== alpha ==
## copyEngine
module copyEngine  #(
    parameter DATA_WIDTH       = 64,
    parameter ADDR_WIDTH       = 32,
    parameter LEN              = 16,
    parameter FULL_WORD_SIZE   = DATA_WIDTH / 8
) (
    input                             rstn,
    input                             clk,
    input                             src_dw_sel_i, 
    input                             dst_dw_sel_i, 
    input                             copy_i,
    input                             set_i,
    input        [7:0]                setVal_i,
    input                             flush_i,
    input        [LEN-1:0]            len_i,
    input        [ADDR_WIDTH-1:0]     src_i,
    input        [ADDR_WIDTH-1:0]     dst_i,
    output logic                      done_o,
    output logic                      mem_re_r,
    output logic [ADDR_WIDTH-1:0]     mem_rad_r,
    input                             mem_rreq_rdy,
    input        [DATA_WIDTH-1:0]     mem_rdat,
    input                             mem_rdat_rdy,
    output logic [FULL_WORD_SIZE-1:0] mem_bwe_r,
    output logic [ADDR_WIDTH-1:0]     mem_wad_r,
    output logic [DATA_WIDTH-1:0]     mem_wdat_r,
    input                             mem_wreq_rdy,
    output logic                      flush_r,
    output logic [ADDR_WIDTH-1:0]     cmd_adr_r,
    input                             cmd_rdy
);
==> flow/config.mk <==
export PLATFORM = sky130hd
export DESIGN_NAME = copyEngine
export DESIGN_NICKNAME = copyEngine
export VERILOG_FILES = /design/flow/design.v
export SDC_FILE = /design/flow/constraint.sdc
export NUM_CORES = 4
export LEC_CHECK = 0
export CAP_MARGIN = 20
export CORE_MARGIN = 2
export CORE_UTILIZATION = 40
export SLEW_MARGIN = 20
==> flow/constraint.sdc <==
create_clock -name core_clock -period 14.6 [get_ports {clk}]
set_input_delay 2.9200 -clock core_clock [delete_from_list [all_inputs] [get_ports {clk}]]
set_output_delay 2.9200 -clock core_clock [all_outputs]
set_load 0.01 [all_outputs]
run.sh (not shown) runs the stock make flow with config.mk's settings and CLKGATE_MAP_FILE=.
diff inputs: alpha => beta
# alpha
export LEC_CHECK = 0
export CAP_MARGIN = 20
export CORE_MARGIN = 2
export CORE_UTILIZATION = 40
export SLEW_MARGIN = 20
create_clock -name core_clock -period 14.6 [get_ports {clk}]
# beta
export LEC_CHECK = 0
export ABC_AREA = 1
export CAP_MARGIN = 20
export CORE_MARGIN = 2
export CORE_UTILIZATION = 72
export CTS_CLUSTER_SIZE = 10
export SLEW_MARGIN = 20
create_clock -name core_clock -period 2.35 [get_ports {clk}]
--- outcome ---
beta: it failed during global routing (5_1_grt), and the tool reported GRT-0116.
Taking alpha as the reference point, the area of the synthesized netlist per yosys stat of beta rises by about 3.8%.
Die size delta for beta relative to alpha: about 40% lower
alpha → beta: count of cells resized by post-cts repair higher; area after synthesis picked up an extra 3.8%; area share of and-or/or-and cells after synthesis went up 1.8 points.
## Diff of input files: gamma against beta
# beta
export LEC_CHECK = 0
export ABC_AREA = 1
export CAP_MARGIN = 20
export CORE_MARGIN = 2
export CORE_UTILIZATION = 72
export CTS_CLUSTER_SIZE = 10
export SLEW_MARGIN = 20
create_clock -name core_clock -period 2.35 [get_ports {clk}]
# gamma
export LEC_CHECK = 0
export CAP_MARGIN = 20
export CORE_MARGIN = 6
export CORE_UTILIZATION = 40
export MAX_ROUTING_LAYER = met4
export SLEW_MARGIN = 20
create_clock -name core_clock -period 10.0 [get_ports {clk}]
==> comparison <==
- gamma: done, clean on timing, DRC and antenna
- In the floorplan summary, gamma is listed with a die area greater than that of beta.
- Average instance area after synthesis (gamma vs. beta) increases by more than a quarter
- Number of gates given a new drive strength after cts: gamma vs beta down 238
- Between beta and gamma, the flow reports post-synth area from yosys stat decreasing by a few percent.
- Re area fraction in compound gates after synthesis: beta and gamma aren't equal, and the lower value belongs to gamma.
- Changes observed in gamma relative to beta: number of cells produced by synthesis has decreased, cts-stage hold buffer count has decreased, total clock sinks has remained practically unchanged, minimum setup slack after placement has increased, mapped cell area has decreased.
--- input diff gamma..delta ---
# gamma
export LEC_CHECK = 0
export CAP_MARGIN = 20
export CORE_MARGIN = 6
export CORE_UTILIZATION = 40
export MAX_ROUTING_LAYER = met4
export SLEW_MARGIN = 20
create_clock -name core_clock -period 10.0 [get_ports {clk}]
# delta
export LEC_CHECK = 0
export CAP_MARGIN = 20
export CORE_MARGIN = 2
export CORE_UTILIZATION = 32
export SLEW_MARGIN = 20
create_clock -name core_clock -period 13.5 [get_ports {clk}]
[summary]
- delta: all stages complete, timing, DRC and antenna checks passed
- On portion of the layout cell area used by clock cells, gamma tracks delta almost exactly.
- Summary — logic depth of the worst setup path including buffers, delta relative to gamma: lower, by 1.
- Taking gamma as the reference point, the final period utilization of delta falls by 7.2 points.
--- input diff delta..epsilon ---
# delta
export LEC_CHECK = 0
export CAP_MARGIN = 20
export CORE_MARGIN = 2
export CORE_UTILIZATION = 32
export SLEW_MARGIN = 20
create_clock -name core_clock -period 13.5 [get_ports {clk}]
# epsilon
export LEC_CHECK = 0
export CAP_MARGIN = 20
export CORE_ASPECT_RATIO = 1.72
export CORE_MARGIN = 2
export CORE_UTILIZATION = 72
export CTS_CLUSTER_DIAMETER = 27
export CTS_CLUSTER_SIZE = 42
export PLACE_DENSITY_LB_ADDON = 0.01
export SETUP_SLACK_MARGIN = 0.79
export SLEW_MARGIN = 20
create_clock -name core_clock -period 2.67 [get_ports {clk}]
==> results <==
- NOTE: cell count after placement in epsilon falls short of that of delta
- Compared with delta, epsilon degrades detailed placement HPWL.
- Diff epsilon..delta | number of cells produced by synthesis | unchanged
- Cmp delta and epsilon / placer's final routability congestion estimate / higher: epsilon
- What ended epsilon was a tool error in clock tree synthesis (4_1_cts); the run never finished.
- Diff delta -> epsilon | die size | down by more than half
